// datapath
module datapath(output [6:0] display, days, output [3:0] segment, output am, pm, dblink, Sound, Vcc_out, input Next, Up, SetTime, SetAlarm, Snooze, Stop, Mute, Clr, Clk_sys);
clock: 8.2 ns
lec_check: 0
abc_area: 1
cap_margin: 20
cell_pad_in_sites_detail_placement: 2
cell_pad_in_sites_global_placement: 2
core_margin: 2
core_utilization: 40
cts_cluster_diameter: 46
cts_cluster_size: 63
gpl_routability_driven: 0
max_routing_layer: met5
min_routing_layer: met2
place_density: 0.47
slew_margin: 20
tns_end_percent: 50
run.sh (not shown) runs the stock make flow with config.mk's settings and CLKGATE_MAP_FILE=.
Edit:
- ABC_AREA: 1 -> unset
- CAP_MARGIN: 20 -> 5
- CELL_PAD_IN_SITES_DETAIL_PLACEMENT: 2 -> unset
- CELL_PAD_IN_SITES_GLOBAL_PLACEMENT: 2 -> unset
- CTS_CLUSTER_DIAMETER: 46 -> unset
- CTS_CLUSTER_SIZE: 63 -> unset
- GPL_ROUTABILITY_DRIVEN: 0 -> unset
- HOLD_SLACK_MARGIN: unset -> 0.24
- MAX_ROUTING_LAYER: met5 -> unset
- MIN_ROUTING_LAYER: met2 -> unset
- PLACE_DENSITY: 0.47 -> unset
- TNS_END_PERCENT: 50 -> unset
- clock period: 8.2 -> 20.0 ns (I/O delays scaled with it)
Outcome:
- power decreases by well over a third
- non-clock buffer count goes up by 5
- setup slack gets better by 9.0 ns
- critical path depth grows by 4
- count of clock-buffer cells in the layout falls by 16
- utilization fell by 1.5 points
Edit:
- CAP_MARGIN: 5 -> 20
- CELL_PAD_IN_SITES_GLOBAL_PLACEMENT: unset -> 1
- CTS_CLUSTER_DIAMETER: unset -> 46
- CTS_CLUSTER_SIZE: unset -> 70
- GPL_ROUTABILITY_DRIVEN: unset -> 1
- HOLD_SLACK_MARGIN: 0.24 -> unset
- MAX_ROUTING_LAYER: unset -> met4
Effect: Clock-buffer cell count came out higher by 18. Critical path depth shrinks by 4. Final cell count increases by 1.6%. Setup slack gains 0.22 ns. Total power goes up by 15%. Clock power went up by 53%.

* * *

== v4 ==
datapath again, from the RTL that the note above started with.
Settings: LEC_CHECK=0, CAP_MARGIN=5, CELL_PAD_IN_SITES_DETAIL_PLACEMENT=2, CELL_PAD_IN_SITES_GLOBAL_PLACEMENT=3, CORE_ASPECT_RATIO=1.43, CORE_MARGIN=8, CORE_UTILIZATION=61, CTS_CLUSTER_DIAMETER=349, HOLD_SLACK_MARGIN=0.24, MAX_ROUTING_LAYER=met4, MIN_ROUTING_LAYER=met2, PLACE_DENSITY_LB_ADDON=0.02, SLEW_MARGIN=30, TNS_END_PERCENT=70; clock period 11.9 ns.
v4 never completed, since it errored out during 3_1_place_gp_skip_io.
--- input diff v4..v53 ---
==> flow/config.mk <==
export PLATFORM = sky130hd
export DESIGN_NAME = datapath
export DESIGN_NICKNAME = datapath
export VERILOG_FILES = /design/flow/design.v
export SDC_FILE = /design/flow/constraint.sdc
export NUM_CORES = 4
export LEC_CHECK = 0
export CAP_MARGIN = 20
export CORE_MARGIN = 2
export CORE_UTILIZATION = 40
export SLEW_MARGIN = 20
==> flow/constraint.sdc <==
create_clock -name core_clock -period 5.19 [get_ports {Clk_sys}]
set_input_delay 1.0380 -clock core_clock [delete_from_list [all_inputs] [get_ports {Clk_sys}]]
set_output_delay 1.0380 -clock core_clock [all_outputs]
set_load 0.01 [all_outputs]
==> comparison <==
v53 ended with every stage complete and zero timing, DRC or antenna violations. Reported for v53 and v4, compound-cell area share of the yosys netlist turned out identical to the last digit. Between v4 and v53, count of standard-cell rows increased. From v4 to v53 the numbers moved as follows: cell area after synthesis saw little to no change, die span in y -3.1%, fraction of registers with async set or reset after synthesis about even, area of the synthesized netlist per yosys stat about even. Comparing v53 and v4, pre-placement core utilization is lower on v53. From v53 to v4, average instance area after synthesis did not move at all. Summary of v53 over v4: placeable core region went up 52%, floorplan die width went up 49 µm, chip area went up 30%.
Here is what was changed in the inputs of v21 compared with v53.
--- a/flow/config.mk
+++ b/flow/config.mk
@@ -10 +10 @@
-export CORE_UTILIZATION = 40
+export CORE_UTILIZATION = 64
==> flow/constraint.sdc <==
create_clock -name core_clock -period 13.5 [get_ports {Clk_sys}]
set_input_delay 2.7000 -clock core_clock [delete_from_list [all_inputs] [get_ports {Clk_sys}]]
set_output_delay 2.7000 -clock core_clock [all_outputs]
set_load 0.01 [all_outputs]
Findings:
Changes observed in v21 relative to v53: relative area of non-clock buffer cells in the final design -0.54 points; non-clock buffer count -about 17%; post-synthesis share of cell area spent on full adders, half adders and majority gates roughly the same; part of the total power dissipated in combinational logic rose 0.2 points; inserted tap cell count -175.
Compare v21 and v53 | arrival time of the worst setup path lower: v53
### v21 -> v49
--- a/flow/config.mk
+++ b/flow/config.mk
@@ -7,0 +8 @@
+export ABC_AREA = 1
@@ -10 +11 @@
-export CORE_UTILIZATION = 64
+export CORE_UTILIZATION = 72
==> flow/constraint.sdc <==
create_clock -name core_clock -period 4.68 [get_ports {Clk_sys}]
set_input_delay 0.9360 -clock core_clock [delete_from_list [all_inputs] [get_ports {Clk_sys}]]
set_output_delay 0.9360 -clock core_clock [all_outputs]
set_load 0.01 [all_outputs]
Notes after the runs:
- Delta (v49 minus v21): number of filler instances in the final layout lost 313, die area lost about 9%, largest net degree at the start of global routing picked up an extra 25.
- Looking at critical-path cell with the highest stage delay, the sky130_fd_sc_hd__dfrtp_2 result is from v21; the sky130_fd_sc_hd__clkdlybuf4s50_1 one comes from v49.
For v55, these inputs were changed with respect to v49:
--- a/flow/config.mk
+++ b/flow/config.mk
@@ -8,2 +8 @@
-export ABC_AREA = 1
-export CAP_MARGIN = 20
+export CAP_MARGIN = 15
@@ -11,0 +11,2 @@
+export PLACE_DENSITY_LB_ADDON = 0.0
+export SETUP_SLACK_MARGIN = 1.37
Findings:
Taking v49 as the reference, in v55 setup slack rose by 0.11 ns, H-tree depth stayed essentially flat, clock network fraction of total power fell by 3.8 points, final cell count fell by 467, final area rose by 250 µm². v55 ends up with a area figure in the yosys stat output that is about 2.2% lower than in v49. v55 ends up with lower aoi/oai-family share of the synthesized area than v49 does. From v49 to v55 the numbers moved as follows: via count dropped 2200, largest fanout on the critical path dropped 14, maximum clock frequency climbed 6.0 MHz.

* * *

== run 1 ==
datapath again, from the RTL that the note above started with.
Design datapath, start of the top module:
module datapath(output [6:0] display, days, output [3:0] segment, output am, pm, dblink, Sound, Vcc_out, input Next, Up, SetTime, SetAlarm, Snooze, Stop, Mute, Clr, Clk_sys);
==> flow/config.mk <==
export PLATFORM = sky130hd
export DESIGN_NAME = datapath
export DESIGN_NICKNAME = datapath
export VERILOG_FILES = /design/flow/design.v
export SDC_FILE = /design/flow/constraint.sdc
export NUM_CORES = 4
export LEC_CHECK = 0
export CAP_MARGIN = 0
export CORE_ASPECT_RATIO = 0.9
export CORE_MARGIN = 2
export CORE_UTILIZATION = 72
export CTS_CLUSTER_DIAMETER = 396
export CTS_CLUSTER_SIZE = 19
export MAX_ROUTING_LAYER = met4
export PLACE_DENSITY_LB_ADDON = 0.01
export SETUP_SLACK_MARGIN = 1.2
export SLEW_MARGIN = 10
==> flow/constraint.sdc <==
create_clock -name core_clock -period 4.68 [get_ports {Clk_sys}]
set_input_delay 0.9360 -clock core_clock [delete_from_list [all_inputs] [get_ports {Clk_sys}]]
set_output_delay 0.9360 -clock core_clock [all_outputs]
set_load 0.01 [all_outputs]
Run 1 ended with every stage complete and zero timing, DRC or antenna violations.
--- input diff run 1..run 2 ---
- CTS_CLUSTER_DIAMETER now 192, was 396
- SLEW_MARGIN now 20, was 10
Results
Run 2: flow completed, timing, DRC and antenna clean
On detailed-routing iteration count for the pre-antenna-repair pass, run 1 and run 2 are neck and neck.
Non-filler instance count after layout: run 1 vs run 2 identical
Compared run 2 against run 1; part of the power in registers within noise.
Run 2 vs. run 1: power per unit of standard cell area about even, logic gate fraction of the total cell area held, combinational share of power about even.
Comparing run 2 against run 1, there is no change at all in area after synthesis.
Re number of global-route vias before repair: no difference whatsoever between run 2 and run 1.
Comparing run 2 against run 1, there is no change at all in cell internal power dissipation.
Setup changes, run 2 to run 3
- removing CORE_ASPECT_RATIO (formerly 0.9)
- changing CAP_MARGIN from 0 to 40
- removing MAX_ROUTING_LAYER (formerly met4)
Findings:
Run 2 -> run 3: post-synthesis mux area share delta 0, exact match. Any difference in sequential share of layout area between run 2 and run 3 is small enough to ignore. On sum of internal, switching and leakage power, run 2 and run 3 are neck and neck. The maximum VDD drop number comes out lower for run 3 vs run 2.
Edits applied to the flow inputs when going from run 3 to run 4:
- a deleted CTS_CLUSTER_DIAMETER that had been 192
- a change of PLACE_DENSITY_LB_ADDON from 0.01 to 0.28
- a change of SETUP_SLACK_MARGIN from 1.2 to 0.55
Findings:
- [compare] base=run 3 new=run 4: critical path depth went down 3, count of clock-net buffers in the final layout went up 14, clock network power share went up 8.4 points, net count of the finished layout held.
- For run 3, the cell type of the slowest stage on the worst timing path was dfrtp_2, unlike run 4, where it was dfrtp_1.
- Re wire length reported by the detailed router: run 3 was lower than run 4.
- Global routing usage summed across all routing layers (lower): run 3

* * *

datapath again, from the RTL that the note above started with.
// datapath
module datapath(output [6:0] display, days, output [3:0] segment, output am, pm, dblink, Sound, Vcc_out, input Next, Up, SetTime, SetAlarm, Snooze, Stop, Mute, Clr, Clk_sys);
	supply1 Vcc;
	supply0 Gnd;
	assign Vcc_out = Vcc;
	wire Clk, tick;
	assign Clk = Clk_sys;
	frequency_converter conv (tick, Clk_sys, Clr);
	wire [6:0] hours1, hours0, mins1, mins0;
	wire LD_DAY_TIME, LD_O_F, SS0, INCR, UPC, Clear, SS1, Load, Clear_St, Load_SS;
	wire Count, SetDay, AlarmSet;
	control_unit_1 cu1(LD_DAY_TIME, LD_O_F, SS0, INCR, UPC, Clear, SS1, Load, Clear_St, Load_SS, Next, SetTime, Up, SetAlarm, Count, SetDay, AlarmSet, Clk, Clr, tick);
	wire EN_SNZ, EN_STOP;
	wire C0, CS0, AA;
	control_unit_2 cu2(EN_SNZ, EN_STOP, Sound, C0, CS0, AA, Snooze, Stop, Mute, Clk, Clr, tick);
	wire [1:0] CW1, CW, S;
	wire LD_R, LD_CT, LD_TIME, TOF, ID, IH, IM;
	circuit cir (CW1, CW, S, AlarmSet, SetDay, CS0, C0, LD_R, LD_CT, LD_TIME, Count, TOF, ID, IH, IM, Load, Clear, UPC, SS0, SS1, Load_SS, INCR, EN_SNZ, EN_STOP, Clk, tick, Clr);
	wire [12:0] Q_r0, Q_r1, Q_r2, Q_r3, Q_r4, Q_r5, Q_r6;
	wire [15:0] STO;
	registers_module reg_module (Q_r6, Q_r5, Q_r4, Q_r3, Q_r2, Q_r1, Q_r0, STO[14:12], {STO[15], STO[11:0]}, Clear, Clk, LD_R, tick, Clr);	
	wire [14:0] CTO;
	comparators_module comp_module (AA, CTO[14:12], {1'b1,CTO[11:0]} , Q_r6, Q_r5, Q_r4, Q_r3, Q_r2, Q_r1, Q_r0);
	current_time_module ct_module (CTO, STO[14:0], LD_CT, Clear, Clk, Vcc, tick, Clr);	
	supply1 EN_ST;
	set_time_module set_time(STO, CTO, Q_r6, Q_r5, Q_r4, Q_r3, Q_r2, Q_r1, Q_r0, Clear, TOF, S[0], ID, Clear_St, LD_DAY_TIME, LD_TIME, EN_ST, IH, IM, LD_O_F, Clk, tick, Clr);
	wire [6:0] days_temp;
  ...
make LEC_CHECK=0 ABC_AREA=1 CAP_MARGIN=20 CORE_ASPECT_RATIO=1.39 CORE_MARGIN=10 CORE_UTILIZATION=57 CTS_CLUSTER_SIZE=13 GPL_ROUTABILITY_DRIVEN=0 SETUP_SLACK_MARGIN=2.17 SLEW_MARGIN=15 finish   # period 14.8 ns
Then changed:
- ABC_AREA: 1 -> default
- CORE_ASPECT_RATIO: 1.39 -> default
- CORE_MARGIN: 10 -> 2
- CORE_UTILIZATION: 57 -> 58
- CTS_CLUSTER_SIZE: 13 -> default
- GPL_ROUTABILITY_DRIVEN: 0 -> default
- SETUP_SLACK_MARGIN: 2.17 -> default
- SLEW_MARGIN: 15 -> 20
- clock period: 14.8 -> 8.42 ns (I/O delays scaled with it)
After rerunning: Die size shrinks by about 20%; cell area shrinks by 1.5%; hold slack gains 8.2 ps; global-route usage grows by 3.2 points; utilization grows by 1.2 points; total power grows by 67%; clock power grows by about 80%; sequential power grows by about 80%; area after synthesis shrinks by 2.2%.
No activity file was given, so power comes from the tool's default toggle rates.
